### flow/run.sh
#!/bin/bash
# the make line also repeats each setting of config.mk as NAME=value (left out here)
make -C /OpenROAD-flow-scripts/flow DESIGN_CONFIG=/design/flow/config.mk WORK_HOME=/design/flow/orfs CLKGATE_MAP_FILE= finish
### flow/config.mk
export PLATFORM = sky130hd
export DESIGN_NAME = reciprocal_float
export DESIGN_NICKNAME = reciprocal_float
export VERILOG_FILES = /design/flow/design.v
export SDC_FILE = /design/flow/constraint.sdc
export NUM_CORES = 4
export LEC_CHECK = 0
export ABC_AREA = 1
export CAP_MARGIN = 20
export CORE_ASPECT_RATIO = 0.93
export CORE_MARGIN = 2
export CORE_UTILIZATION = 72
export CTS_CLUSTER_DIAMETER = 52
export CTS_CLUSTER_SIZE = 79
export GPL_ROUTABILITY_DRIVEN = 0
export MAX_ROUTING_LAYER = met5
export PLACE_DENSITY_LB_ADDON = 0.01
export SETUP_SLACK_MARGIN = 1.5
export SLEW_MARGIN = 20
export TNS_END_PERCENT = 90
### flow/constraint.sdc
create_clock -name core_clock -period 5.26 [get_ports {clk}]
set_input_delay 1.0520 -clock core_clock [delete_from_list [all_inputs] [get_ports {clk}]]
set_output_delay 1.0520 -clock core_clock [all_outputs]
set_load 0.01 [all_outputs]
### flow/design.v
module register_param #(
    parameter BIT_LENGTH = 2048
) (
    input clk, rst,
    input load,
    input [BIT_LENGTH - 1 : 0] parIn,
    output reg [BIT_LENGTH - 1 : 0] parOut
);
    always@(posedge clk, posedge rst) begin
        if (rst == 1)
            parOut <= 0;
        else begin
            if (load == 1)
                parOut <= parIn;
        end
    end
endmodule
module adder #(
    parameter BIT_LENGTH = 32
) (
    input signed [BIT_LENGTH - 1 : 0] in1, in2,
    input mode,  
    output signed [BIT_LENGTH - 1 : 0] out
);
    assign out = (mode == 1) ? (in1 + in2) : (in1 - in2);
endmodule
module upCounterRE #(
    parameter BIT_LENGTH = 16
) (
    input clk, rst,
    input init_cnt, en_cnt,
    output reg [BIT_LENGTH - 1 : 0] count
);
    always @(posedge clk, posedge rst) begin
        if (rst == 1)
            count <= 0;
        else begin
            if (init_cnt == 1)
                count <= 0;
            else if (en_cnt == 1)
                count <= count + 1;
        end
    end
endmodule
module cordic_linear_DP #(
    parameter FLOAT_SIZE = 24,
    parameter INT_SIZE = 8
) (
    input clk, rst,
    input signed [INT_SIZE + FLOAT_SIZE - 1:0] x, y, z,
    input mode,
    input loadX, loadY, loadZ,loadMode,
    input sel_input, adder_mode,
    input init_cnt, en_cnt,
    output signed [INT_SIZE + FLOAT_SIZE - 1:0] x_out, y_out, z_out,
    output co, phi
);
    wire signed [INT_SIZE + FLOAT_SIZE - 1:0] y_in, z_in;
    wire signed [INT_SIZE + FLOAT_SIZE - 1:0] out_adder_y, out_adder_z;
    assign y_in = (sel_input == 1) ? y : out_adder_y; 
    assign z_in = (sel_input == 1) ? z : out_adder_z; 
    register_param #(.BIT_LENGTH(INT_SIZE + FLOAT_SIZE)) X_Reg(
        .clk(clk),
        .rst(rst),
        .load(loadX),
        .parIn(x),
        .parOut(x_out)
    );
    register_param #(.BIT_LENGTH(INT_SIZE + FLOAT_SIZE)) Y_Reg(
        .clk(clk),
        .rst(rst),
        .load(loadY),
        .parIn(y_in),
        .parOut(y_out)
    );
    register_param #(.BIT_LENGTH(INT_SIZE + FLOAT_SIZE)) Z_Reg(
        .clk(clk),
        .rst(rst),
        .load(loadZ),
        .parIn(z_in),
        .parOut(z_out)
    );
    wire mode_val;
    register_param #(.BIT_LENGTH(1)) M_Reg(
        .clk(clk),
        .rst(rst),
        .load(loadMode),
        .parIn(mode),
        .parOut(mode_val)
    );
    wire [$clog2(FLOAT_SIZE) : 0] iter;
    upCounterRE #(.BIT_LENGTH($clog2(FLOAT_SIZE) + 1)) Iter_Count(
        .clk(clk),
        .rst(rst),
        .init_cnt(init_cnt),
        .en_cnt(en_cnt),
        .count(iter)
    );
    assign co = (iter == (FLOAT_SIZE)) ? 1'b1 : 1'b0;
    wire signed [INT_SIZE + FLOAT_SIZE - 1:0] x_shift, one, one_shift;
    assign x_shift = x >>> iter;
    assign one = { {(INT_SIZE-1){1'b0}}, 1'b1, {(FLOAT_SIZE){1'b0}} }; 
    assign one_shift = one >>> iter;
    adder #(.BIT_LENGTH(INT_SIZE + FLOAT_SIZE)) Y_Adder(
        .in1(y_out),
        .in2(x_shift),
        .mode(adder_mode),
        .out(out_adder_y)
    );
    adder #(.BIT_LENGTH(INT_SIZE + FLOAT_SIZE)) Z_Adder(
        .in1(z_out),
        .in2(one_shift),
        .mode(~adder_mode),
        .out(out_adder_z)
    );
    wire phi_rotate, phi_vector; 
    assign phi_rotate = (z_out[INT_SIZE + FLOAT_SIZE - 1] == 1) ? 1'b0 : 1'b1;
    assign phi_vector = (y_out[INT_SIZE + FLOAT_SIZE - 1] == 1) ? 1'b1 : 1'b0;
    assign phi = (mode_val == 1) ? phi_vector : phi_rotate;
endmodule
module cordic_linear_CU (
    input clk, rst,
    input start,
    input co, phi,
    output reg loadX, loadY, loadZ,loadMode,
    output reg sel_input, adder_mode,
    output reg init_cnt, en_cnt,
    output reg done
);
    parameter [1:0] IDLE = 0, INIT = 1, CALC = 2, DONE = 3;
    reg [1:0] ps, ns;
    always @(ps, start, co) begin
        case (ps)
            IDLE: ns = (start == 1) ? INIT : IDLE;
            INIT: ns = (start == 1 ) ? INIT : CALC;
            CALC: ns = (co == 1) ? DONE : CALC;
            DONE: ns = IDLE;
            default: ns = IDLE;
        endcase
    end
    always @(ps, phi) begin
        loadX = 0;
        loadY = 0;
        loadZ = 0;
        loadMode = 0;
        sel_input = 0;
        adder_mode = 0;
        init_cnt = 0;
        en_cnt = 0;
        done = 0;
        case (ps)
            IDLE: ;
            INIT: begin
                init_cnt = 1;
                loadX = 1;
                loadY = 1;
                loadZ = 1;
                loadMode = 1;
                sel_input = 1;
            end
            CALC: begin
                adder_mode = phi;
                en_cnt = 1;
                sel_input = 0;
                loadY = 1;
                loadZ = 1;
            end 
            DONE: done = 1;
            default: ;
        endcase
    end
    always @(posedge clk or posedge rst) begin
        if (rst == 1)
            ps <= IDLE;
        else 
            ps <= ns;
    end
endmodule
module cordic_linear #(
    parameter FLOAT_SIZE = 24,
    parameter INT_SIZE = 8
) (
    input clk, rst,
    input start,
    input signed [INT_SIZE + FLOAT_SIZE - 1:0] x, y, z,
    input mode,
    output signed [INT_SIZE + FLOAT_SIZE - 1:0] x_out, y_out, z_out,
    output done
);
    wire loadX, loadY, loadZ, loadMode;
    wire sel_input, adder_mode;
    wire init_cnt, en_cnt;
    wire co, phi;
    cordic_linear_DP #(.FLOAT_SIZE(FLOAT_SIZE), .INT_SIZE(INT_SIZE)) DP (
        .clk(clk),
        .rst(rst),
        .x(x),
        .y(y),
        .z(z),
        .mode(mode),
        .loadX(loadX),
        .loadY(loadY),
        .loadZ(loadZ),
        .loadMode(loadMode),
        .sel_input(sel_input),
        .adder_mode(adder_mode),
        .init_cnt(init_cnt),
        .en_cnt(en_cnt),
        .x_out(x_out),
        .y_out(y_out),
        .z_out(z_out),
        .co(co),
        .phi(phi)
    );
    cordic_linear_CU CU (
        .clk(clk),
        .rst(rst),
        .start(start),
        .co(co),
        .phi(phi),
        .loadX(loadX),
        .loadY(loadY),
        .loadZ(loadZ),
        .loadMode(loadMode),
        .sel_input(sel_input),
        .adder_mode(adder_mode),
        .init_cnt(init_cnt),
        .en_cnt(en_cnt),
        .done(done)
    );
endmodule
module reciprocal_float_DP (
    input clk, rst,
    input [31:0] x,
    input loadE, loadM, loadS,
    input selE, start_cordic,
    output [31:0] out,
    output done_cordic, zero_flag
);
    wire [7:0] E_val, E_in;
    wire [7:0] out_sub, E_reg_in;
    assign E_in = x[30:23];
    register_param #(.BIT_LENGTH(8)) E_Reg(
        .clk(clk),
        .rst(rst),
        .load(loadE),
        .parIn(E_reg_in),
        .parOut(E_val)
    );
    wire [22:0] M_val, M_in;
    assign M_in = x[22:0];
    register_param #(.BIT_LENGTH(23)) M_Reg(
        .clk(clk),
        .rst(rst),
        .load(loadM),
        .parIn(M_in),
        .parOut(M_val)
    );
    wire S_val, S_in;
    assign S_in = x[31];
    register_param #(.BIT_LENGTH(1)) S_Reg(
        .clk(clk),
        .rst(rst),
        .load(loadS),
        .parIn(S_in),
        .parOut(S_val)
    );
    assign E_reg_in = (selE == 1) ? E_in : out_sub;
    wire frac_zero;
    assign frac_zero = ~(|M_val);
    wire cin;
    assign cin = (frac_zero == 1) ? 1'b1 : 1'b0;
    assign out_sub = $unsigned(8'd253) - $unsigned(E_val) + cin;
    localparam FLOAT_SIZE = 24;
    localparam INT_SIZE = 2;
    wire signed [INT_SIZE + FLOAT_SIZE - 1:0] x_in, z, y;
    assign y = { {(INT_SIZE-1){1'b0}}, 1'b1, {(FLOAT_SIZE){1'b0}} };  
    assign z = {(INT_SIZE + FLOAT_SIZE){1'b0}};  
    assign x_in = { 2'b01, M_val, 1'b0};
    wire mode;
    assign mode = 1'b1;  
    wire signed [INT_SIZE + FLOAT_SIZE - 1:0] x_out, y_out, z_out;
    cordic_linear #(.FLOAT_SIZE(FLOAT_SIZE), .INT_SIZE(INT_SIZE)) Cordic_core(
        .clk(clk),
        .rst(rst),
        .start(start_cordic),
        .x(x_in),
        .y(y),
        .z(z),
        .mode(mode),
        .x_out(x_out),
        .y_out(y_out),
        .z_out(z_out),
        .done(done_cordic)
    );
    assign out = {S_val, E_val, z_out[22:0] };
    wire exp_zero;
    assign exp_zero = ~(|E_val);
    assign zero_flag = exp_zero && frac_zero;
endmodule
module reciprocal_float_CU (
    input clk, rst,
    input start,
    input done_cordic, zero_input,
    output reg loadE, loadM, loadS,
    output reg selE, start_cordic,
    output reg done, zero_flag
);
    parameter [2:0] IDLE = 0, INIT = 1, EXP = 2, CALC = 3, ZERO = 4;
    reg [2:0] ps, ns;
    always @(ps, start, zero_input, done_cordic) begin
        case (ps)
            IDLE: ns = (start == 1) ? INIT : IDLE;
            INIT: ns = (start == 1) ? INIT : EXP;
            EXP: ns = (zero_input == 1) ? ZERO : CALC;
            CALC: ns = (done_cordic == 1) ? IDLE : CALC;
            ZERO: ns = IDLE; 
            default: ns = IDLE;
        endcase
    end
    always @(ps, done_cordic, zero_input) begin
        loadE = 0;
        loadM = 0;
        loadS = 0;
        selE = 0;
        start_cordic = 0;
        done = 0;
        zero_flag = 0;
        case (ps)
            IDLE: ;
            INIT: begin
                selE = 1;
                loadE = 1;
                loadM = 1;
                loadS = 1;
            end 
            EXP: begin
                loadE = 1;
                start_cordic = ~zero_input;  
            end
            CALC: done = done_cordic;
            ZERO: begin
                done = 1;
                zero_flag = 1;
            end
            default: ;
        endcase
    end
    always @(posedge clk or posedge rst) begin
        if (rst == 1)
            ps <= IDLE;
        else 
            ps <= ns;
    end
endmodule
module reciprocal_float(
    input clk, rst,
    input start,
    input [31:0] x,
    output [31:0] out,
    output done, zero_flag
);
    wire loadE, loadM, loadS;
    wire selE, start_cordic;
    wire done_cordic, zero_input;
    reciprocal_float_DP DP (
        .clk(clk),
        .rst(rst),
        .x(x),
        .loadE(loadE),
        .loadM(loadM),
        .loadS(loadS),
        .selE(selE),
        .start_cordic(start_cordic),
        .out(out),
        .done_cordic(done_cordic),
        .zero_flag(zero_input)
    );
    reciprocal_float_CU CU (
        .clk(clk),
        .rst(rst),
        .start(start),
        .done_cordic(done_cordic),
        .zero_input(zero_input),
        .loadE(loadE),
        .loadM(loadM),
        .loadS(loadS),
        .selE(selE),
        .start_cordic(start_cordic),
        .done(done),
        .zero_flag(zero_flag)
    );
endmodule
==> results of run 1 <==
-- timing repair --
action                                  CTS
endpoints found under the setup margin   40
pin swaps                                83
resized                                 208
setup buffers                            47
cloned                                    5
-- per-stage QoR --
step	hold slack [ps]	area, um^2	worst slack (ps)	utilization [%]
detailed placement	464.0	10010	646.9	77.81
global placement	462.7	10010	752.3	77.81
CTS	485.8	11550	1314	89.83
floorplan	443.1	9422	1507	-
==> Changelog: implementation, run 1 <==
### Physical design

* Yosys Chip Area at 0.009417 mm^2
* Die height at 114.3 um
* Clk root buf: clkbuf_16
* Run Error: [ERROR DPL-0038] Utilization greater than 100%, impossible to legalize
* Row Count at 40
* Chip area at 0.01401 mm^2
* Io pins at 69
* Complex Gates by Area at 14.43%
* Cell area leaders: dfrtp_1, nand2_1, ha_1, nand3_1, o21ai_0
* TritonCTS buffer count at 9
* Post-synth top cells: nand2_1, inv_1, nand3_1, nor2_1, o21ai_0
* Synth unique cells at 50
* Placed Instances at 1640
* Status: did not finish
* Die extent in x at 122.6 um
* Simple-gate area share of the yosys netlist at 34.96%
* Top FF cell, synth: dfrtp_1
* Post-CTS Hold Buffers at 0
* H-Tree Depth at 3
* Syn_nets at 1558
* Clk sinks at 100
* Number of synthesized flops with an enable pin at 0
* HPWL Detailed at 18030 um
* Synth Seq Share at 26.60%
* Avg Inst Size Synth at 6.459 um^2
* Cell count after synthesis at 1458
* XOR Share, Synth at 5.023%
* Yosys cell count at 1458
* Adders+Majority by Area at 8.796%
* Floorplan Utilization at 73.21%
* Dominant cell by count in the synthesized netlist: nand2_1
* Max Buffers Root-to-Sink at 2
* Post-synth ARST share at 100.0%
* Top-area cell share at 26.04%
* Top comb family, area: simple AND/OR/NAND/NOR gates
* Port-buffer cells at 68
* Registers, synthesis at 100
* Core Box Area at 0.01286 mm^2
* Yosys Warn Count at 7
* Post-Synthesis Cell Area at 0.009417 mm^2
* Post-synth top area cell: dfrtp_1
* MUX area fraction at 0%
* Fail Step: global routing (5_1_grt)
==> run 2, diff against run 1 <==
- CORE_ASPECT_RATIO: 0.93 -> default
- CTS_CLUSTER_DIAMETER: 52 -> default
- CTS_CLUSTER_SIZE: 79 -> default
- GPL_ROUTABILITY_DRIVEN: 0 -> default
- MAX_ROUTING_LAYER: met5 -> default
- PLACE_DENSITY_LB_ADDON: 0.01 -> default
- SETUP_SLACK_MARGIN: 1.5 -> default
- TNS_END_PERCENT: 90 -> default
- clock period: 5.26 -> 6.51 ns (I/O delays scaled with it)
==> Changelog: implementation, run 2 <==
## Implementation

* Status: complete, no violations
* Antenna Nets Post-Route at 0
* Post-Synthesis Cell Area at 0.009417 mm^2
* Critical path's slowest cell: dfrtp_1
* Routed WL at 26200 um
* Clock latency (worst-skew pair) at 370 ps
* Ant. Diodes at 0
* Area Overhead vs Synth at 9.593%
* Post-synth ARST share at 100.0%
* Floorplan Utilization at 74.32%
* Die height at 118.4 um
* Worst Hold Launch: CU.ps[4]$_DFF_PP0_
* R2R Path Start: DP.Cordic_core.DP.Iter_Count.count[0]$_DFFE_PP0P_
* Met3 WL at 2041 um
* CP Capture Type: flip-flop
* Largest net degree at the start of global routing at 52
* Initial DRC count at 1343
* Setup crit start kind: flip-flop
* Final setup viols at 0
* Final-report hold violation count at 0
* Top-area cell share at 26.04%
* Cell family with most CP delay: simple AND/OR/NAND/NOR gates
* Comb power at 557 uW
* Registers, synthesis at 100
* Cell count after synthesis at 1458
* Top comb family, area: simple AND/OR/NAND/NOR gates
* Dominant cell by count in the synthesized netlist: nand2_1
* Io pins at 69
* MUX area fraction at 0%
* Most common cell on crit path: nand2_1
* Sequential power at 715 uW
* Avg Inst Size Synth at 6.459 um^2
* Tool Warnings at 35
* Clk sinks at 100
* Worst setup path endpoint: DP.Cordic_core.DP.Y_Reg.parOut[24]$_DFFE_PP0N_
* H-Tree Depth at 3
* Post-synth top cells: nand2_1, inv_1, nand3_1, nor2_1, o21ai_0
* DR DRC count at 0
* Critical path startpoint: DP.Cordic_core.DP.Iter_Count.count[0]$_DFFE_PP0P_
* Max-slew violation count at 0
* Cells on worst reg2reg path at 25
* Clock distribution power at 629 uW
* Sequential power share at 37.6%
* Chip area at 0.01401 mm^2
* Non-filler cells, final at 1656
* Core Util, Final at 81.45%
* Drt wl/cell at 15.82 um
* Int Power at 1220 uW
* Simple-gate area share of the yosys netlist at 34.96%
* Hold Crit Class: reg -> reg
* Tot GR Track Use at 38.13%
* Top FF cell, synth: dfrtp_1
* Worst endpoint data arrival time at 5450 ps
* XOR Share, Synth at 5.023%
* Via count at 10133
* Wire length on met2 at 12660 um
* Clock Skew at 8.982 ps
* Complex Gates by Area at 14.43%
* Top power group: registers
* Placed Instances at 1640
* Yosys Warn Count at 7
* Gate power share at 29.3%
* TritonCTS buffer count at 9
* Vias in the first global route at 9598
* Fin crit share at 79.73%
* Part of the power in the clock network at 33.1%
* Gates resized, CTS repair at 0
* HPWL Detailed at 19100 um
* Fillers at 927
* Layout Nets at 1579
* Setup slack, reg-to-reg at 1320 ps
* Setup TNS at 0 ps
* RSZ-0062 raised after global routing: false
* Leakage power at 0.005272 uW
* Post-synth top area cell: dfrtp_1
* Switch Pwr at 680.0 uW
* Yosys cell count at 1458
* Synth Seq Share at 26.60%
* WHS Path Cells at 2
* Setup CP Type: reg -> reg
* Synth unique cells at 50
* Slew HR at 34.05%
* Row Count at 41
* Crit path max fanout at 29
* Clk root buf: clkbuf_16
* Initial antenna violation count at 0
* Die extent in x at 118.4 um
* Metal-1 WL at 10420 um
* Reg2reg end: DP.Cordic_core.DP.Y_Reg.parOut[24]$_DFFE_PP0N_
* Clock-pin slew on the worst setup and hold paths at 80 ps
* Power per cell area at 184.1 mW/mm^2
* Pre-antenna DRT Iters at 8
* Slew of the pin with the lowest slew margin at 983.2 ps
* WP data required at 6770 ps
* Fin crit period at 5190 ps
* Adders+Majority by Area at 8.796%
* Gr ovfl total at 0
* Post-CTS Hold Buffers at 0
* CP bufs+invs at 2
* Highest routed layer: met4
* Average via count per standard cell at 6.119
* First-pass GRT wire length at 44000 um
* RePlAce Congestion at 1.110
* Core Box Area at 0.01267 mm^2
* Setup bufs post-CTS at 0
* Switching share of power at 35.78%
* Syn_nets at 1558
* Stages on worst setup path at 25
* Worst Hold Path EP: CU.ps[4]$_DFF_PP0_
* Max Buffers Root-to-Sink at 2
* Fmax at 0.1927 GHz
* Yosys Chip Area at 0.009417 mm^2
* Cell area leaders: dfrtp_1, nand2_1, ha_1, nand3_1, o21ai_0
* CTS tree: done
* Slowest stage delay, CP at 980 ps
* Number of synthesized flops with an enable pin at 0
* Port-buffer cells at 68
* IR drop worst, VDD at 222.8 uV
* Number of max-cap violations at 0
run 2: area by class of cell:
type	count	area [um^2]	area share, %
Inverter	152	578.1	5.601
Tap cell	172	215.2	2.085
Timing Repair Buffer	74	725.7	7.032
Sequential cell	100	2505	24.27
Clock inverter	6	102.6	0.9942
Multi-Input combinational cell	1142	5954	57.70
Clock buffer	10	239.0	2.316
run 2: per-layer routing:
metal	global-route usage (%)	up-vias
li1	-	4824
met1	46.79	4658
met2	65.39	538
met3	6.274	113
met4	17.77	0
met5	0	-
run 2: per-stage QoR:
step | power, uW | area [um^2] | setup slack (ps) | hold slack [ps]
after floorplan | 1094 | 9417 | 2593 | 443.1
after global placement | 1240 | 9978 | 1732 | 464.4
after detailed placement | 1255 | 9978 | 1467 | 471.6
after CTS | 1886 | 10320 | 1432 | 490.1
after global routing | 1989 | 10320 | 773.6 | 513.1
final | 1900 | 10320 | 1320 | 489.4
==> run 3, diff against run 2 <==
- CORE_ASPECT_RATIO: default -> 1.35
- CTS_CLUSTER_DIAMETER: default -> 59
- MAX_ROUTING_LAYER: default -> met5
- PLACE_DENSITY: default -> 0.65
- SETUP_SLACK_MARGIN: default -> 0.13
- TNS_END_PERCENT: default -> 35
- clock period: 6.51 -> 5.6 ns (I/O delays scaled with it)
==> Changelog: implementation, run 3 <==
## Implementation

* Yosys Warn Count at 7
* Pre-antenna DRT Iters at 8
* CP Capture Type: flip-flop
* Final setup viols at 0
* Fillers at 982
* Slew HR at 30.38%
* Most common cell on crit path: nand2_1
* Top-area cell share at 26.04%
* DR DRC count at 0
* Adders+Majority by Area at 8.796%
* Flop area at 0.002506 mm^2
* Vias in the first global route at 9401
* Critical path startpoint: DP.Cordic_core.DP.Iter_Count.count[0]$_DFFE_PP0P_
* CP bufs+invs at 4
* Worst Hold Launch: CU.ps[0]$_DFF_PP1_
* Post-synth top area cell: dfrtp_1
* Worst endpoint data arrival time at 5050 ps
* Floorplan Utilization at 73.61%
* TritonCTS buffer count at 9
* Final-report hold violation count at 0
* Leakage power at 0.005268 uW
* Max Buffers Root-to-Sink at 2
* Die height at 136.9 um
* Yosys cell count at 1458
* Yosys Chip Area at 0.009417 mm^2
* Clock-pin slew on the worst setup and hold paths at 70 ps
* Chip area at 0.01402 mm^2
* Cells on worst reg2reg path at 25
* Layout Nets at 1585
* RePlAce Congestion at 1.088
* Metal-1 WL at 9977 um
* Max-slew violation count at 0
* Initial DRC count at 776
* Post-synth ARST share at 100.0%
* Post-synth top cells: nand2_1, inv_1, nand3_1, nor2_1, o21ai_0
* Placed Instances at 1649
* Critical path's slowest cell: dfrtp_2
* Worst Hold Path EP: CU.ps[0]$_DFF_PP1_
* Initial antenna violation count at 0
* Post-CTS Hold Buffers at 0
* Top power group: registers
* Average via count per standard cell at 6.079
* Worst setup path endpoint: DP.Cordic_core.DP.Z_Reg.parOut[25]$_DFFE_PP0N_
* HPWL Detailed at 19580 um
* Status: complete, no violations
* Number of synthesized flops with an enable pin at 0
* Design area at 0.01031 mm^2
* Synth unique cells at 50
* Setup slack, reg-to-reg at 790 ps
* Non-filler cells, final at 1664
* Drt wl/cell at 15.64 um
* Io pins at 69
* Fin crit period at 4805 ps
* XOR Share, Synth at 5.023%
* Die extent in x at 102.4 um
* Gr ovfl total at 0
* Setup CP Type: reg -> reg
* Fmax at 0.2081 GHz
* First-pass GRT wire length at 42660 um
* Area Overhead vs Synth at 9.514%
* CTS tree: done
* IR drop worst, VDD at 220.4 uV
* Tot GR Track Use at 38.29%
* Clk sinks at 100
* Number of max-cap violations at 0
* Slew of the pin with the lowest slew margin at 1038 ps
* Top FF cell, synth: dfrtp_1
* Setup TNS at 0 ps
* Top comb family, area: simple AND/OR/NAND/NOR gates
* Registers, synthesis at 100
* Stages on worst setup path at 25
* R2R Path Start: DP.Cordic_core.DP.Iter_Count.count[0]$_DFFE_PP0P_
* Dominant cell by count in the synthesized netlist: nand2_1
* Power per cell area at 203.8 mW/mm^2
* Met3 WL at 1985 um
* Highest routed layer: met4
* Gate power share at 30.8%
* RSZ-0062 raised after global routing: false
* Wire length on met2 at 12560 um
* Fin crit share at 85.81%
* MUX area fraction at 0%
* Antenna Nets Post-Route at 0
* Routed WL at 26020 um
* Clk root buf: clkbuf_16
* Sequential power share at 39.6%
* H-Tree Depth at 3
* Post-Synthesis Cell Area at 0.009417 mm^2
* Sequential power at 832 uW
* Syn_nets at 1558
* Via count at 10116
* Reg2reg end: DP.Cordic_core.DP.Z_Reg.parOut[25]$_DFFE_PP0N_
* Comb power at 647 uW
* Switch Pwr at 779.1 uW
* Port-buffer cells at 68
* Clock distribution power at 623 uW
* WP data required at 5840 ps
* Cell area leaders: dfrtp_1, nand2_1, ha_1, nand3_1, o21ai_0
* Crit path max fanout at 27
* Clock Skew at 13.94 ps
* WHS Path Cells at 2
* Cell family with most CP delay: simple AND/OR/NAND/NOR gates
* Int Power at 1323 uW
* Hold Crit Class: reg -> reg
* Complex Gates by Area at 14.43%
* Part of the power in the clock network at 29.6%
* Clock latency (worst-skew pair) at 370 ps
* Tool Warnings at 35
* Simple-gate area share of the yosys netlist at 34.96%
* Largest net degree at the start of global routing at 56
* Ant. Diodes at 0
* Synth Seq Share at 26.60%
* Switching share of power at 37.07%
* Cell count after synthesis at 1458
* Core Box Area at 0.01279 mm^2
* Placed cell areas at 0.01003 mm^2
* Row Count at 48
* Avg Inst Size Synth at 6.459 um^2
* Setup crit start kind: flip-flop
* Slowest stage delay, CP at 650 ps
* Comb area at 0.005954 mm^2
## run 3: metal layers
layer | global-route usage [%] | up-vias
li1 | - | 4851
met1 | 45.34 | 4565
met2 | 63.29 | 571
met3 | 6.384 | 129
met4 | 24.81 | 0
met5 | 0 | -
## run 3: final cells by class
class / count / share of cell area, %
tap: 175 / 2.123
multi-input combinational: 1142 / 57.74
inverter: 152 / 5.605
clock inverter: 5 / 0.4368
timing repair buffer: 80 / 7.474
clock buffer: 10 / 2.317
sequential: 100 / 24.30
## run 3: through the flow
stage | setup slack [ps] | hold slack [ps] | total power [uW] | utilization, %
CTS | 594.2 | 481.3 | 2088 | 80.60
global route | 307.1 | 509.9 | 2214 | 80.61
floorplan | 1795 | 443.1 | 1272 | -
global placement | 711.2 | 454.5 | 1453 | 78.38
finish | 794.7 | 479.4 | 2102 | 80.61
detailed placement | 608.4 | 464.7 | 1469 | 78.38
## run 3: what timing repair did
item	CTS	global route
buffers inserted	0	0
setup endpoints to repair	0	7
resized	0	1
==> run 4, diff against run 3 <==
- CORE_ASPECT_RATIO: 1.35 -> 1.31
- CTS_CLUSTER_DIAMETER: 59 -> 362
- CTS_CLUSTER_SIZE: default -> 98
- MAX_ROUTING_LAYER: met5 -> default
- PLACE_DENSITY: 0.65 -> default
- SETUP_SLACK_MARGIN: 0.13 -> -0.38
- TNS_END_PERCENT: 35 -> default
- clock period: 5.6 -> 3.82 ns (I/O delays scaled with it)
==> Changelog: implementation, run 4 <==
### Physical design

* Status: did not finish
* Fail Step: global routing (5_1_grt)
* Run Error: [ERROR GRT-0116] Global routing finished with congestion. Check the congestion regions in the DRC Viewer.
* Max Buffers Root-to-Sink at 2
* Top FF cell, synth: dfrtp_1
* Yosys Warn Count at 7
* Simple-gate area share of the yosys netlist at 34.96%
* Post-CTS Hold Buffers at 0
* HPWL Detailed at 23260 um
* Chip area at 0.01402 mm^2
* Port-buffer cells at 68
* Cell count after synthesis at 1458
* MUX area fraction at 0%
* Post-synth top cells: nand2_1, inv_1, nand3_1, nor2_1, o21ai_0
* Post-synth ARST share at 100.0%
* Post-Synthesis Cell Area at 0.009417 mm^2
* RePlAce Congestion at 1.059
* Adders+Majority by Area at 8.796%
* Registers, synthesis at 100
* Gr ovfl total at 275
* H-Tree Depth at 3
* Number of synthesized flops with an enable pin at 0
* Placed Instances at 1828
* Synth Seq Share at 26.60%
* XOR Share, Synth at 5.023%
* Row Count at 47
* Syn_nets at 1558
* Clk sinks at 100
* Tot GR Track Use at 88.50%
* Core Box Area at 0.01270 mm^2
* Yosys cell count at 1458
* Top comb family, area: simple AND/OR/NAND/NOR gates
* Die height at 134.9 um
* Floorplan Utilization at 74.13%
* Clk root buf: clkbuf_16
* Io pins at 69
* TritonCTS buffer count at 9
* Top-area cell share at 26.04%
* Synth unique cells at 50
* Dominant cell by count in the synthesized netlist: nand2_1
* Yosys Chip Area at 0.009417 mm^2
* Cell area leaders: dfrtp_1, nand2_1, ha_1, nand3_1, o21ai_0
* Complex Gates by Area at 14.43%
* Post-synth top area cell: dfrtp_1
* Avg Inst Size Synth at 6.459 um^2
* Die extent in x at 103.9 um
-- run 4: metrics by stage --
stage | cell area [um^2] | setup WS, ps | total power, uW
CTS | 12230 | -404.7 | 3472
detailed placement | 11430 | -449.8 | 2470
floorplan | 9417 | 15.10 | 1864
global placement | 11430 | -259.7 | 2400
-- run 4: layer usage --
metal | track usage, % | GRT overflow
met3 | 74.08 | 8
met2 | 105.0 | 171
met1 | 84.72 | 0
met4 | 97.15 | 93
met5 | 36.07 | 3
-- run 4: repair_timing --
action / CTS
cloned: 1
setup buffers: 28
resized: 88
pin swaps: 37
setup endpoints to repair: 22
==> run 5, diff against run 4 <==
- CORE_ASPECT_RATIO: 1.31 -> 1.78
- CTS_CLUSTER_DIAMETER: 362 -> 78
- CTS_CLUSTER_SIZE: 98 -> 79
- GPL_ROUTABILITY_DRIVEN: default -> 0
- MAX_ROUTING_LAYER: default -> met5
- PLACE_DENSITY_LB_ADDON: default -> 0.01
- SETUP_SLACK_MARGIN: -0.38 -> -0.11
- TNS_END_PERCENT: default -> 90
- clock period: 3.82 -> 3.9 ns (I/O delays scaled with it)
==> Changelog: implementation, run 5 <==
### Physical design

* Synth unique cells at 50
* Post-synth ARST share at 100.0%
* Yosys Chip Area at 0.009417 mm^2
* H-Tree Depth at 3
* Yosys cell count at 1458
* MUX area fraction at 0%
* Clk root buf: clkbuf_16
* Top FF cell, synth: dfrtp_1
* Placed cell areas at 0.01107 mm^2
* Cell area leaders: dfrtp_1, nand2_1, ha_1, nand3_1, o21ai_0
* Core Box Area at 0.01273 mm^2
* Status: did not finish
* Fail Step: global routing (5_1_grt)
* Post-Synthesis Cell Area at 0.009417 mm^2
* Number of synthesized flops with an enable pin at 0
* Syn_nets at 1558
* Gr ovfl total at 2206
* Port-buffer cells at 68
* Clk sinks at 100
* Tot GR Track Use at 109.5%
* Adders+Majority by Area at 8.796%
* Top-area cell share at 26.04%
* XOR Share, Synth at 5.023%
* Io pins at 69
* Cell count after synthesis at 1458
* Dominant cell by count in the synthesized netlist: nand2_1
* Die height at 156.6 um
* Top comb family, area: simple AND/OR/NAND/NOR gates
* Registers, synthesis at 100
* Post-synth top area cell: dfrtp_1
* Complex Gates by Area at 14.43%
* Run Error: [ERROR GRT-0232] Routing congestion too high. Check the congestion heatmap in the GUI.
* Simple-gate area share of the yosys netlist at 34.96%
* Max Buffers Root-to-Sink at 2
* TritonCTS buffer count at 9
* Post-synth top cells: nand2_1, inv_1, nand3_1, nor2_1, o21ai_0
* HPWL Detailed at 22460 um
* Synth Seq Share at 26.60%
* Yosys Warn Count at 7
* Avg Inst Size Synth at 6.459 um^2
* Die extent in x at 89.72 um
* Chip area at 0.01405 mm^2
* Floorplan Utilization at 73.97%
* Row Count at 55
==> run 5: routing by layer <==
| layer | GRT usage [%] | GRT overflow |
|---|---|---|
| met1 | 89.44 | 9 |
| met2 | 167.4 | 1881 |
| met3 | 68.99 | 10 |
| met4 | 119.9 | 306 |
| met5 | 13.77 | 0 |
==> run 5: through the flow <==
step                power (uW)  setup TNS [ps]  std cells  setup WS [ps]
floorplan                 1826               0       1458          95.10
global placement          2274          -776.9       1779         -195.4
detailed placement        2327           -3954       1779         -431.1
CTS                       3308           -2821       1807         -259.5
==> run 5: repair_timing <==
action,in CTS
endpoints found under the setup margin,26
pin swaps,12
gates resized,55
hold buffers,0
setup buffers,12
==> run 6, diff against run 5 <==
- ABC_AREA: 1 -> default
- CAP_MARGIN: 20 -> 15
- CORE_ASPECT_RATIO: 1.78 -> default
- CORE_UTILIZATION: 72 -> 70
- CTS_CLUSTER_DIAMETER: 78 -> 38
- CTS_CLUSTER_SIZE: 79 -> 34
- GPL_ROUTABILITY_DRIVEN: 0 -> default
- HOLD_SLACK_MARGIN: default -> -0.07
- MAX_ROUTING_LAYER: met5 -> default
- PLACE_DENSITY_LB_ADDON: 0.01 -> default
- SETUP_SLACK_MARGIN: -0.11 -> default
- TNS_END_PERCENT: 90 -> default
- clock period: 3.9 -> 7.84 ns (I/O delays scaled with it)
==> Changelog: implementation, run 6 <==
## Implementation

* Core Box Area at 0.01272 mm^2
* Worst Hold Launch: DP.Cordic_core.DP.Y_Reg.parOut[4]$_DFFE_PP0N_
* Power per cell area at 133.8 mW/mm^2
* Top comb family, area: AND-OR/OR-AND gates
* Setup bufs post-CTS at 0
* Crit path max fanout at 21
* Via count at 8297
* XOR Share, Synth at 6.691%
* Fin crit share at 85.20%
* Int Power at 936.8 uW
* WHS Path Cells at 2
* HPWL Detailed at 16510 um
* Top power group: registers
* Io pins at 69
* Clock Skew at 10.19 ps
* Avg Inst Size Synth at 8.587 um^2
* Setup slack, reg-to-reg at 1160 ps
* Final-report hold violation count at 0
* Simple-gate area share of the yosys netlist at 16.84%
* Switch Pwr at 409.3 uW
* Hold Crit Class: reg -> reg
* Clock-pin slew on the worst setup and hold paths at 80 ps
* Setup crit start kind: flip-flop
* CP bufs+invs at 1
* Average via count per standard cell at 6.622
* WP data required at 8080 ps
* RSZ-0062 raised after global routing: false
* Cell family with most CP delay: AND-OR/OR-AND gates
* Syn_nets at 1167
* Top FF cell, synth: dfrtp_1
* Switching share of power at 30.41%
* Gr ovfl total at 0
* Dominant cell by count in the synthesized netlist: nand2_1
* Most common cell on crit path: o41ai_1
* H-Tree Depth at 3
* DR DRC count at 0
* Clock distribution power at 492 uW
* Comb power at 274 uW
* Fin crit period at 6679 ps
* Chip area at 0.01402 mm^2
* Drt wl/cell at 18.59 um
* Row Count at 41
* Complex Gates by Area at 22.09%
* Antenna Nets Post-Route at 0
* Pre-CTS WS at 1401 ps
* Fillers at 925
* MUX area fraction at 12.07%
* Max-slew violation count at 0
* Max Buffers Root-to-Sink at 2
* Final Total Pwr at 1346 uW
* Die extent in x at 118.4 um
* Adders+Majority by Area at 9.040%
* Core Util, Final at 79.07%
* Layout Nets at 1176
* Area Overhead vs Synth at 9.791%
* Initial DRC count at 948
* Worst Hold Path EP: DP.Cordic_core.DP.Y_Reg.parOut[4]$_DFFE_PP0N_
* Registers, synthesis at 100
* R2R Path Start: DP.Cordic_core.DP.Iter_Count.count[0]$_DFFE_PP0P_
* Tool Warnings at 35
* Slowest stage delay, CP at 880 ps
* Worst endpoint data arrival time at 6910 ps
* IR drop worst, VDD at 127.9 uV
* Tot GR Track Use at 33.66%
* Setup slack after layout at 1161 ps
* Yosys cell count at 1067
* Clock latency (worst-skew pair) at 370 ps
* Largest net degree at the start of global routing at 69
* Post-synth ARST share at 100.0%
* Flop area at 0.002506 mm^2
* Reg2reg end: DP.Cordic_core.DP.Y_Reg.parOut[25]$_DFFE_PP0N_
* Highest routed layer: met4
* Ant. Diodes at 0
* Synth unique cells at 78
* Post-Synthesis Cell Area at 0.009163 mm^2
* Sequential power share at 43.1%
* Setup TNS at 0 ps
* Top-area cell share at 26.76%
* Synth Seq Share at 27.34%
* Critical path startpoint: DP.Cordic_core.DP.Iter_Count.count[0]$_DFFE_PP0P_
* Post-synth top area cell: dfrtp_1
* CP Capture Type: flip-flop
* Initial antenna violation count at 0
* Cell count after synthesis at 1067
* Number of synthesized flops with an enable pin at 0
* Post-synth top cells: nand2_1, o21ai_0, dfrtp_1, a21oi_1, nor2_1
* Crit-path cells: buf_4 > mux4_2 > mux2_2 > a222oi_1 > nand2_1 > or4_1 > o41ai_1 > xnor2_1 > ha_1 > a21o_1 > a22o_1 > o41ai_1 > o21ai_0 > a21oi_1 > o31ai_1 > and4_1 > a2111oi_2 > nand3_1
* Cells on worst reg2reg path at 18
* Post-CTS Hold Buffers at 0
* Yosys Warn Count at 7
* Sequential power at 580 uW
* Metal-1 WL at 9582 um
* Stages on worst setup path at 18
* Cell area leaders: dfrtp_1, ha_1, o21ai_0, nand2_1, mux2_2
* RePlAce Congestion at 0.9392
* Wire length on met2 at 11380 um
* CTS tree: done
* Critical path's slowest cell: dfrtp_1
* Port-buffer cells at 68
* Gate power share at 20.3%
* Number of max-cap violations at 0
* Clk root buf: clkbuf_16
* Routed WL at 23300 um
* Status: complete, no violations
* Vias in the first global route at 7862
* Die height at 118.4 um
* Final setup viols at 0
* Gates resized, CTS repair at 0
* Worst setup path endpoint: DP.Cordic_core.DP.Y_Reg.parOut[25]$_DFFE_PP0N_
* Comb area at 0.006125 mm^2
* Clk sinks at 100
* Fmax at 0.1497 GHz
* Yosys Chip Area at 0.009163 mm^2
* Slew HR at 41.80%
* Slew of the pin with the lowest slew margin at 866.3 ps
* Part of the power in the clock network at 36.6%
* Met3 WL at 1396 um
* Floorplan Utilization at 72.02%
* Pre-antenna DRT Iters at 6
* Leakage power at 0.004272 uW
* Setup CP Type: reg -> reg
* TritonCTS buffer count at 9
* First-pass GRT wire length at 38620 um
run 6: routing by layer:
| layer | up-vias | GRT usage [%] |
|---|---|---|
| li1 | 3915 | - |
| met1 | 3952 | 42.68 |
| met2 | 359 | 57.30 |
| met3 | 71 | 5.116 |
| met4 | 0 | 14.36 |
| met5 | - | 0 |
run 6: stage by stage:
step	std cells	area, um^2	hold WS [ps]
2_1_floorplan	1067	9163	442.8
5_1_grt	1253	10060	516.8
6_report	1253	10060	488.4
3_3_place_gp	1237	9731	455.2
3_5_place_dp	1237	9731	475.8
4_1_cts	1253	10060	494.2
run 6: cell type report:
type,count,share of cell area [%]
well taps,172,2.139
repair buffers,80,7.662
flip-flops and latches,100,24.91
inverters,30,1.144
multi-input cells,855,60.88
clock buffers,9,2.239
clock inverters,7,1.020
==> run 7, diff against run 6 <==
- ABC_AREA: default -> 1
- CAP_MARGIN: 15 -> 0
- CORE_ASPECT_RATIO: default -> 0.73
- CORE_UTILIZATION: 70 -> 72
- CTS_CLUSTER_DIAMETER: 38 -> 29
- CTS_CLUSTER_SIZE: 34 -> default
- HOLD_SLACK_MARGIN: -0.07 -> -0.04
- MAX_ROUTING_LAYER: default -> met5
- PLACE_DENSITY_LB_ADDON: default -> 0.24
- SETUP_SLACK_MARGIN: default -> 3.11
- TNS_END_PERCENT: default -> 35
- clock period: 7.84 -> 9.21 ns (I/O delays scaled with it)
==> Changelog: implementation, run 7 <==
## Implementation

* Status: complete, no violations
* Setup CP Type: reg -> reg
* Fin crit period at 5377 ps
* Clk sinks at 100
* Layout Nets at 1579
* RePlAce Congestion at 0.9888
* Adders+Majority by Area at 8.796%
* Gates resized, CTS repair at 0
* Ant. Diodes at 0
* Critical path's slowest cell: dfrtp_1
* Clock distribution power at 435 uW
* Final setup viols at 0
* CTS tree: done
* Final Total Pwr at 1328 uW
* Die height at 101.7 um
* CP bufs+invs at 5
* Via count at 10044
* Top-area cell share at 26.04%
* Post-synth ARST share at 100.0%
* Drt wl/cell at 15.50 um
* Gr ovfl total at 0
* Initial antenna violation count at 0
* First-pass GRT wire length at 42840 um
* Slowest stage delay, CP at 870 ps
* Clock Skew at 9.969 ps
* Average via count per standard cell at 6.087
* Power per cell area at 128.9 mW/mm^2
* Yosys Chip Area at 0.009417 mm^2
* Critical path startpoint: DP.Cordic_core.DP.Iter_Count.count[1]$_DFFE_PP0P_
* Pre-antenna DRT Iters at 6
* Max Buffers Root-to-Sink at 2
* Sequential power share at 38.1%
* Syn_nets at 1558
* Post-synth top area cell: dfrtp_1
* Clk root buf: clkbuf_16
* HPWL Detailed at 19270 um
* Wire length on met2 at 11750 um
* Complex Gates by Area at 14.43%
* XOR Share, Synth at 5.023%
* Worst Hold Launch: DP.S_Reg.parOut$_DFFE_PP0P_
* Reg2reg end: DP.Cordic_core.DP.Z_Reg.parOut[24]$_DFFE_PP0N_
* Chip area at 0.01402 mm^2
* WP data required at 9450 ps
* Registers, synthesis at 100
* Worst Hold Path EP: DP.S_Reg.parOut$_DFFE_PP0P_
* CP Capture Type: flip-flop
* Max-slew violation count at 0
* Number of max-cap violations at 0
* Avg Inst Size Synth at 6.459 um^2
* Core Box Area at 0.01270 mm^2
* Crit path max fanout at 29
* Top comb family, area: simple AND/OR/NAND/NOR gates
* RSZ-0062 raised after global routing: false
* Routed WL at 25570 um
* Port-buffer cells at 68
* Worst setup path endpoint: DP.Cordic_core.DP.Z_Reg.parOut[24]$_DFFE_PP0N_
* Row Count at 35
* Post-CTS Hold Buffers at 0
* Cell count after synthesis at 1458
* Met3 WL at 2355 um
* H-Tree Depth at 3
* WHS Path Cells at 2
* MUX area fraction at 0%
* Clock latency (worst-skew pair) at 350 ps
* Synth Seq Share at 26.60%
* Area Overhead vs Synth at 9.394%
* Worst endpoint data arrival time at 5620 ps
* Non-filler cells, final at 1650
* Highest routed layer: met4
* Initial DRC count at 927
* Top power group: registers
* Setup bufs post-CTS at 0
* Switch Pwr at 469.1 uW
* Floorplan Utilization at 74.15%
* Setup crit start kind: flip-flop
* Tot GR Track Use at 37.78%
* Part of the power in the clock network at 32.7%
* Int Power at 859.2 uW
* Switching share of power at 35.31%
* Tool Warnings at 33
* Slew of the pin with the lowest slew margin at 944.7 ps
* Post-synth top cells: nand2_1, inv_1, nand3_1, nor2_1, o21ai_0
* Synth unique cells at 50
* Leakage power at 0.005266 uW
* Simple-gate area share of the yosys netlist at 34.96%
* Comb power at 388 uW
* Io pins at 69
* Clock-pin slew on the worst setup and hold paths at 80 ps
* Die extent in x at 137.9 um
* Gate power share at 29.2%
* Core Util, Final at 81.11%
* DR DRC count at 0
* Antenna Nets Post-Route at 0
* Fmax at 0.1860 GHz
* Yosys cell count at 1458
* IR drop worst, VDD at 104.1 uV
* TritonCTS buffer count at 9
* Placed Instances at 1634
* Number of synthesized flops with an enable pin at 0
* Fin crit share at 58.38%
* Final-report hold violation count at 0
* Cells on worst reg2reg path at 28
* Cell area leaders: dfrtp_1, nand2_1, ha_1, nand3_1, o21ai_0
* Dominant cell by count in the synthesized netlist: nand2_1
* Top FF cell, synth: dfrtp_1
* Most common cell on crit path: nand2_1
* Sequential power at 506 uW
* Cell family with most CP delay: simple AND/OR/NAND/NOR gates
* Largest net degree at the start of global routing at 68
* R2R Path Start: DP.Cordic_core.DP.Iter_Count.count[1]$_DFFE_PP0P_
* Setup TNS at 0 ps
* Stages on worst setup path at 28
* Post-Synthesis Cell Area at 0.009417 mm^2
* Vias in the first global route at 9351
* Slew HR at 37.02%
* Final hold slack at 478.4 ps
* Hold Crit Class: reg -> reg
* Yosys Warn Count at 7
* Metal-1 WL at 10710 um
* Setup slack, reg-to-reg at 3830 ps
==> run 7: through the flow <==
step / setup slack, ps / instance area [um^2]
2_1_floorplan: 4753 / 9417
3_3_place_gp: 4065 / 9971
3_5_place_dp: 4016 / 9971
4_1_cts: 3946 / 10300
5_1_grt: 3277 / 10300
6_report: 3833 / 10300
==> run 7: area by class of cell <==
| type | count | area [um^2] |
|---|---|---|
| Inverter | 152 | 578.1 |
| Clock buffer | 10 | 239.0 |
| Clock inverter | 6 | 91.34 |
| Fill cell | 956 | 2399 |
| Tap cell | 166 | 207.7 |
| Timing Repair Buffer | 74 | 725.7 |
| Sequential cell | 100 | 2505 |
| Multi-Input combinational cell | 1142 | 5954 |
==> run 7: metal layers <==
layer / vias to the layer above / track usage (%)
met5: - / 0
met4: 0 / 13.74
met3: 88 / 5.806
met2: 569 / 62.00
met1: 4572 / 50.93
li1: 4815 / -
==> run 8, diff against run 7 <==
- CAP_MARGIN: 0 -> 20
- CORE_ASPECT_RATIO: 0.73 -> default
- CORE_UTILIZATION: 72 -> 64
- CTS_CLUSTER_DIAMETER: 29 -> 356
- CTS_CLUSTER_SIZE: default -> 98
- HOLD_SLACK_MARGIN: -0.04 -> -0.07
- MAX_ROUTING_LAYER: met5 -> default
- PLACE_DENSITY: default -> 0.4
- PLACE_DENSITY_LB_ADDON: 0.24 -> default
- SETUP_SLACK_MARGIN: 3.11 -> 0.87
- TNS_END_PERCENT: 35 -> 10
- clock period: 9.21 -> 6.16 ns (I/O delays scaled with it)
==> Changelog: implementation, run 8 <==
## Implementation

* Row Count at 44
* Setup TNS at 0 ps
* Worst Hold Path EP: CU.ps[0]$_DFF_PP1_
* Critical path's slowest cell: dfrtp_4
* Hold Crit Class: reg -> reg
* Fin crit share at 77.85%
* MUX area fraction at 0%
* Switch Pwr at 709.0 uW
* Synth Seq Share at 26.60%
* Part of the power in the clock network at 31.8%
* Setup slack, reg-to-reg at 1360 ps
* Chip area at 0.01570 mm^2
* CP bufs+invs at 5
* Sequential power share at 38.5%
* Core Box Area at 0.01448 mm^2
* R2R Path Start: DP.Cordic_core.DP.Iter_Count.count[1]$_DFFE_PP0P_
* CTS tree: done
* Leakage power at 0.005251 uW
* Clock Skew at 10.53 ps
* Flop area at 0.002514 mm^2
* Gr ovfl total at 0
* Setup crit start kind: flip-flop
* Complex Gates by Area at 14.43%
* WHS Path Cells at 2
* Slowest stage delay, CP at 610 ps
* Reg2reg end: DP.Cordic_core.DP.Z_Reg.parOut[23]$_DFFE_PP0N_
* Stages on worst setup path at 26
* Fmax at 0.2085 GHz
* Top-area cell share at 26.04%
* Top FF cell, synth: dfrtp_1
* Slew of the pin with the lowest slew margin at 945.0 ps
* Clock-pin slew on the worst setup and hold paths at 70 ps
* Cell area leaders: dfrtp_1, nand2_1, ha_1, nand3_1, o21ai_0
* Int Power at 1248 uW
* Clock distribution power at 622 uW
* Yosys Chip Area at 0.009417 mm^2
* Most common cell on crit path: nand2_1
* Die extent in x at 125.3 um
* Io pins at 69
* Fin crit period at 4796 ps
* HPWL Detailed at 19180 um
* H-Tree Depth at 3
* WP data required at 6410 ps
* Post-Synthesis Cell Area at 0.009417 mm^2
* Ant. Diodes at 0
* Floorplan Utilization at 65.04%
* Antenna Nets Post-Route at 0
* Drt wl/cell at 15.09 um
* Adders+Majority by Area at 8.796%
* Worst setup path endpoint: DP.Cordic_core.DP.Z_Reg.parOut[23]$_DFFE_PP0N_
* Final Total Pwr at 1957 uW
* CP Capture Type: flip-flop
* First-pass GRT wire length at 42710 um
* DR DRC count at 0
* Fillers at 1310
* Synth unique cells at 50
* Simple-gate area share of the yosys netlist at 34.96%
* Final hold slack at 486.0 ps
* Layout Nets at 1579
* Placed cell areas at 0.009993 mm^2
* Syn_nets at 1558
* Dominant cell by count in the synthesized netlist: nand2_1
* Design area at 0.01032 mm^2
* Clock latency (worst-skew pair) at 370 ps
* Status: complete, no violations
* Top power group: registers
* Cell count after synthesis at 1458
* Power per cell area at 189.6 mW/mm^2
* Avg Inst Size Synth at 6.459 um^2
* Top comb family, area: simple AND/OR/NAND/NOR gates
* Largest net degree at the start of global routing at 52
* Setup bufs post-CTS at 0
* Max-slew violation count at 0
* Initial antenna violation count at 0
* Via count at 9651
* TritonCTS buffer count at 9
* Yosys Warn Count at 7
* XOR Share, Synth at 5.023%
* Cell family with most CP delay: simple AND/OR/NAND/NOR gates
* Switching share of power at 36.23%
* IR drop worst, VDD at 233.8 uV
* Core Util, Final at 71.28%
* Registers, synthesis at 100
* Sequential power at 754 uW
* Cells on worst reg2reg path at 26
* Number of max-cap violations at 0
* Slew HR at 36.61%
* Max Buffers Root-to-Sink at 2
* Final setup viols at 0
* Vias in the first global route at 9141
* Clk sinks at 100
* Worst endpoint data arrival time at 5050 ps
* Post-synth ARST share at 100.0%
* Clk root buf: clkbuf_16
* Critical path startpoint: DP.Cordic_core.DP.Iter_Count.count[1]$_DFFE_PP0P_
* Comb area at 0.005954 mm^2
* Die height at 125.3 um
* Post-synth top area cell: dfrtp_1
* Port-buffer cells at 68
* Comb power at 580 uW
* Number of synthesized flops with an enable pin at 0
* Crit path max fanout at 29
* Average via count per standard cell at 5.786
* Area Overhead vs Synth at 9.606%
* Gate power share at 29.7%
* Worst Hold Launch: CU.ps[0]$_DFF_PP1_
* Post-synth top cells: nand2_1, inv_1, nand3_1, nor2_1, o21ai_0
* Pre-antenna DRT Iters at 8
* RSZ-0062 raised after global routing: false
* Routed WL at 25170 um
* Setup CP Type: reg -> reg
* RePlAce Congestion at 1.025
* Final-report hold violation count at 0
* Tot GR Track Use at 32.77%
* Yosys cell count at 1458
* Initial DRC count at 926
* Tool Warnings at 35
## run 8: routing by layer
metal	wire [um]	GRT usage, %	up-vias	share of wire [%]
met1	10560	42.02	4384	42
li1	-	-	4827	-
met2	12140	56.46	369	48
met3	1627	4.750	71	6.5
met4	833	12.03	0	3.3
met5	0	0	-	0
## run 8: final cells by class
cell class / instances / area share, %
Multi-Input combinational cell: 1142 / 57.69
Inverter: 152 / 5.601
Clock inverter: 6 / 0.7759
Sequential cell: 100 / 24.35
Clock buffer: 10 / 2.315
Tap cell: 184 / 2.231
Timing Repair Buffer: 74 / 7.031
## run 8: what timing repair did
| action | CTS | global route |
|---|---|---|
| endpoints found under the setup margin | 0 | 24 |
| gates resized | 0 | 5 |
| hold buffers | 0 | 0 |
## run 8: metrics by stage
| stage | setup WS (ps) | instances |
|---|---|---|
| after global placement | 1242 | 1652 |
| after CTS | 1094 | 1668 |
| after detailed placement | 1136 | 1652 |
| final | 1364 | 1668 |
| after global routing | 881.8 | 1668 |
| after floorplan | 2313 | 1458 |
==> run 9, diff against run 8 <==
- CORE_UTILIZATION: 64 -> 65
- CTS_CLUSTER_DIAMETER: 356 -> default
- CTS_CLUSTER_SIZE: 98 -> default
- HOLD_SLACK_MARGIN: -0.07 -> default
- PLACE_DENSITY: 0.4 -> default
- SETUP_SLACK_MARGIN: 0.87 -> 0.84
- TNS_END_PERCENT: 10 -> default
- clock period: 6.16 -> 6.18 ns (I/O delays scaled with it)
==> Changelog: implementation, run 9 <==
## Implementation

* Sequential power share at 39.8%
* DR DRC count at 0
* Leakage power at 0.005234 uW
* RSZ-0062 raised after global routing: false
* Core Util, Final at 73.25%
* Floorplan Utilization at 67.06%
* HPWL Detailed at 18680 um
* WHS Path Cells at 2
* Cell family with most CP delay: simple AND/OR/NAND/NOR gates
* Clock latency (worst-skew pair) at 360 ps
* Port-buffer cells at 68
* Slew HR at 40.60%
* Setup crit start kind: flip-flop
* Drt wl/cell at 14.79 um
* Switching share of power at 37.00%
* Stages on worst setup path at 28
* Final-report hold violation count at 0
* Largest net degree at the start of global routing at 57
* Critical path's slowest cell: dfrtp_4
* Part of the power in the clock network at 29.9%
* Fin crit period at 4827 ps
* Row Count at 43
* Clk sinks at 100
* Layout Nets at 1579
* Vias in the first global route at 9028
* Ant. Diodes at 0
* Post-synth ARST share at 100.0%
* RePlAce Congestion at 1.036
* IR drop worst, VDD at 172.2 uV
* Pre-CTS WS at 936.0 ps
* Sequential power at 751 uW
* Placed cell areas at 0.009988 mm^2
* CP bufs+invs at 5
* Setup TNS at 0 ps
* Antenna Nets Post-Route at 0
* Dominant cell by count in the synthesized netlist: nand2_1
* Top comb family, area: simple AND/OR/NAND/NOR gates
* Final setup viols at 0
* Power per cell area at 183.6 mW/mm^2
* Fillers at 1212
* Routed WL at 24610 um
* Max Buffers Root-to-Sink at 2
* Worst Hold Launch: DP.S_Reg.parOut$_DFFE_PP0P_
* Max-slew violation count at 0
* XOR Share, Synth at 5.023%
* Die height at 124.4 um
* R2R Path Start: DP.Cordic_core.DP.Iter_Count.count[0]$_DFFE_PP0P_
* Pre-antenna DRT Iters at 5
* Io pins at 69
* Gr ovfl total at 0
* Tool Warnings at 35
* Top FF cell, synth: dfrtp_1
* First-pass GRT wire length at 41330 um
* Post-Synthesis Cell Area at 0.009417 mm^2
* Critical path startpoint: DP.Cordic_core.DP.Iter_Count.count[0]$_DFFE_PP0P_
* Post-synth top cells: nand2_1, inv_1, nand3_1, nor2_1, o21ai_0
* Crit path max fanout at 29
* CP Capture Type: flip-flop
* Int Power at 1190 uW
* Clock-pin slew on the worst setup and hold paths at 80 ps
* Via count at 9617
* Worst endpoint data arrival time at 5070 ps
* Area Overhead vs Synth at 9.234%
* Fmax at 0.2072 GHz
* Initial antenna violation count at 0
* MUX area fraction at 0%
* WP data required at 6430 ps
* Registers, synthesis at 100
* Switch Pwr at 698.9 uW
* CTS tree: done
* Complex Gates by Area at 14.43%
* Yosys Warn Count at 7
* Cell area leaders: dfrtp_1, nand2_1, ha_1, nand3_1, o21ai_0
* Most common cell on crit path: nand2_1
* Setup slack after layout at 1353 ps
* Cell count after synthesis at 1458
* Initial DRC count at 932
* Worst setup path endpoint: DP.Cordic_core.DP.Z_Reg.parOut[22]$_DFFE_PP0N_
* Gate power share at 30.3%
* Number of max-cap violations at 0
* Synth Seq Share at 26.60%
* Design area at 0.01029 mm^2
* Hold Crit Class: reg -> reg
* Slowest stage delay, CP at 630 ps
* Comb power at 572 uW
* Cells on worst reg2reg path at 28
* Worst Hold Path EP: DP.S_Reg.parOut$_DFFE_PP0P_
* Yosys Chip Area at 0.009417 mm^2
* Clock distribution power at 565 uW
* Post-synth top area cell: dfrtp_1
* TritonCTS buffer count at 9
* Number of synthesized flops with an enable pin at 0
* Clock Skew at 10.75 ps
* Syn_nets at 1558
* Core Box Area at 0.01404 mm^2
* H-Tree Depth at 3
* Synth unique cells at 50
* Simple-gate area share of the yosys netlist at 34.96%
* Chip area at 0.01547 mm^2
* Average via count per standard cell at 5.779
* Reg2reg end: DP.Cordic_core.DP.Z_Reg.parOut[22]$_DFFE_PP0N_
* Tot GR Track Use at 31.85%
* Yosys cell count at 1458
* Adders+Majority by Area at 8.796%
* Status: complete, no violations
* Die extent in x at 124.4 um
* Slew of the pin with the lowest slew margin at 885.6 ps
* Setup bufs post-CTS at 0
* Top-area cell share at 26.04%
* Setup slack, reg-to-reg at 1350 ps
* Setup CP Type: reg -> reg
* Top power group: registers
* Clk root buf: clkbuf_16
* Fin crit share at 78.11%
* Avg Inst Size Synth at 6.459 um^2
==> run 9: cell type report <==
| type | instances | area (um^2) | share of cell area (%) |
|---|---|---|---|
| Multi-Input combinational cell | 1142 | 5954 | 57.89 |
| Sequential cell | 100 | 2516 | 24.46 |
| Timing Repair Buffer | 74 | 725.7 | 7.055 |
| Inverter | 152 | 580.6 | 5.644 |
| Clock buffer | 10 | 229.0 | 2.226 |
| Tap cell | 180 | 225.2 | 2.190 |
| Clock inverter | 6 | 55.05 | 0.5352 |
==> run 9: what timing repair did <==
action	4_1_cts	5_1_grt
endpoints found under the setup margin	0	21
resized	0	8
hold buffers	0	0
==> run 9: through the flow <==
stage,cells,hold slack (ps),total power [uW]
3_3_place_gp,1648,458.7,1312
3_5_place_dp,1648,463.0,1322
6_report,1664,482.3,1889
4_1_cts,1664,482.0,1881
2_1_floorplan,1458,443.1,1152
5_1_grt,1664,503.5,1995
==> run 9: metal layers <==
| metal | wire length (um) | global-route usage [%] | vias to the layer above | share of wire [%] |
|---|---|---|---|---|
| met4 | 777 | 12.29 | 0 | 3.2 |
| met5 | 0 | 0 | - | 0 |
| met3 | 1461 | 4.983 | 67 | 5.9 |
| met2 | 11640 | 54.52 | 351 | 47 |
| li1 | - | - | 4833 | - |
| met1 | 10730 | 40.46 | 4366 | 44 |
==> run 10, diff against run 9 <==
- ABC_AREA: 1 -> default
- SETUP_SLACK_MARGIN: 0.84 -> default
- clock period: 6.18 -> 9.16 ns (I/O delays scaled with it)
==> Changelog: implementation, run 10 <==
## Implementation

* Status: complete, no violations
* Simple-gate area share of the yosys netlist at 16.84%
* RePlAce Congestion at 0.9556
* Largest net degree at the start of global routing at 68
* Initial DRC count at 928
* Final Total Pwr at 1127 uW
* Slowest stage delay, CP at 640 ps
* Number of max-cap violations at 0
* Reg2reg end: DP.Cordic_core.DP.Y_Reg.parOut[25]$_DFFE_PP0N_
* Pre-antenna DRT Iters at 6
* Max-slew violation count at 0
* MUX area fraction at 12.07%
* TritonCTS buffer count at 9
* Cells on worst reg2reg path at 22
* Post-synth top cells: nand2_1, o21ai_0, dfrtp_1, a21oi_1, nor2_1
* Hold Crit Class: reg -> reg
* Vias in the first global route at 7642
* Clk sinks at 100
* CTS tree: done
* Initial antenna violation count at 0
* Complex Gates by Area at 22.09%
* Top FF cell, synth: dfrtp_1
* Area Overhead vs Synth at 9.805%
* Yosys Warn Count at 7
* Die extent in x at 122.7 um
* Setup TNS at 0 ps
* Post-Synthesis Cell Area at 0.009163 mm^2
* Fillers at 1103
* WP data required at 9400 ps
* Registers, synthesis at 100
* Via count at 8162
* Adders+Majority by Area at 9.040%
* Synth Seq Share at 27.34%
* XOR Share, Synth at 6.691%
* Cell family with most CP delay: AND-OR/OR-AND gates
* H-Tree Depth at 3
* Setup CP Type: reg -> reg
* Switch Pwr at 346.4 uW
* Gate power share at 20.6%
* Clock-pin slew on the worst setup and hold paths at 80 ps
* Synth unique cells at 78
* Top comb family, area: AND-OR/OR-AND gates
* Setup crit start kind: flip-flop
* Non-filler cells, final at 1263
* Placed cell areas at 0.009756 mm^2
* CP bufs+invs at 2
* Row Count at 43
* Power per cell area at 112.0 mW/mm^2
* Sequential power at 496 uW
* Post-CTS Hold Buffers at 0
* Floorplan Utilization at 66.27%
* Average via count per standard cell at 6.462
* Core Box Area at 0.01383 mm^2
* Worst Hold Launch: DP.Cordic_core.DP.Y_Reg.parOut[0]$_DFFE_PP0N_
* WHS Path Cells at 2
* Setup bufs post-CTS at 0
* Setup slack, reg-to-reg at 2850 ps
* Die height at 122.7 um
* Worst endpoint data arrival time at 6550 ps
* Post-synth ARST share at 100.0%
* Top power group: registers
* Cell area leaders: dfrtp_1, ha_1, o21ai_0, nand2_1, mux2_2
* Tot GR Track Use at 31.64%
* Ant. Diodes at 0
* Cell count after synthesis at 1067
* Final setup viols at 0
* Gates resized, CTS repair at 0
* CP Capture Type: flip-flop
* RSZ-0062 raised after global routing: false
* Port-buffer cells at 68
* Worst setup path endpoint: DP.Cordic_core.DP.Y_Reg.parOut[25]$_DFFE_PP0N_
* Syn_nets at 1167
* Most common cell on crit path: ha_1
* Part of the power in the clock network at 35.4%
* Final-report hold violation count at 0
* Worst Hold Path EP: DP.Cordic_core.DP.Y_Reg.parOut[0]$_DFFE_PP0N_
* R2R Path Start: DP.Cordic_core.DP.Iter_Count.count[0]$_DFFE_PP0P_
* Post-synth top area cell: dfrtp_1
* Switching share of power at 30.74%
* DR DRC count at 0
* Sequential power share at 44.0%
* IR drop worst, VDD at 96.51 uV
* Comb power at 232 uW
* Fmax at 0.1585 GHz
* Yosys cell count at 1067
* Tool Warnings at 35
* Fin crit share at 68.87%
* Critical path's slowest cell: or4_1
* Io pins at 69
* Routed WL at 23180 um
* Avg Inst Size Synth at 8.587 um^2
* Stages on worst setup path at 22
* Max Buffers Root-to-Sink at 2
* Clock distribution power at 399 uW
* Dominant cell by count in the synthesized netlist: nand2_1
* Design area at 0.01006 mm^2
* Fin crit period at 6309 ps
* Crit-path cells: buf_4 > inv_1 > ha_1 > and3b_1 > a31oi_1 > a211o_1 > o211a_1 > ha_1 > nand2_1 > or4_1 > o41ai_1 > xnor2_1 > ha_1 > a21o_1 > a22o_1 > o41ai_1 > o21ai_0 > a21oi_1 > o31ai_1 > and4_1 > a2111oi_2 > nand3_1
* Core Util, Final at 72.76%
* Drt wl/cell at 18.35 um
* First-pass GRT wire length at 37940 um
* Yosys Chip Area at 0.009163 mm^2
* Gr ovfl total at 0
* Slew of the pin with the lowest slew margin at 1092 ps
* Slew HR at 26.64%
* Crit path max fanout at 33
* Number of synthesized flops with an enable pin at 0
* Leakage power at 0.004270 uW
* Antenna Nets Post-Route at 0
* Top-area cell share at 26.76%
* Clock latency (worst-skew pair) at 370 ps
* Layout Nets at 1178
* Critical path startpoint: DP.Cordic_core.DP.Iter_Count.count[0]$_DFFE_PP0P_
* Clock Skew at 8.581 ps
* Clk root buf: clkbuf_16
* Chip area at 0.01506 mm^2
* HPWL Detailed at 16820 um
* Int Power at 780.7 uW
* Placed Instances at 1247
run 10: per-stage QoR:
step                      hold slack, ps  worst slack (ps)
after floorplan                    442.8              3817
after global placement             458.6              3188
after detailed placement           463.1              2991
after CTS                          480.7              2923
after global routing               525.5              2291
final                              478.2              2851
run 10: area by class of cell:
cell class	count	area, um^2	share of cell area [%]
clock buffer	10	239.0	2.375
clock inverter	6	66.31	0.6591
inverter	30	115.1	1.144
multi-input combinational	855	6125	60.88
sequential	100	2505	24.90
tap	180	225.2	2.239
timing repair buffer	82	785.8	7.810
run 10: layer usage:
metal	up-vias	wire, um	global-route usage, %
met5	-	0	0
met4	0	736	13.07
met3	57	1335	4.926
met2	285	11150	51.45
met1	3909	9958	42.09
li1	3911	-	-
Power and IR drop assume default switching activity.
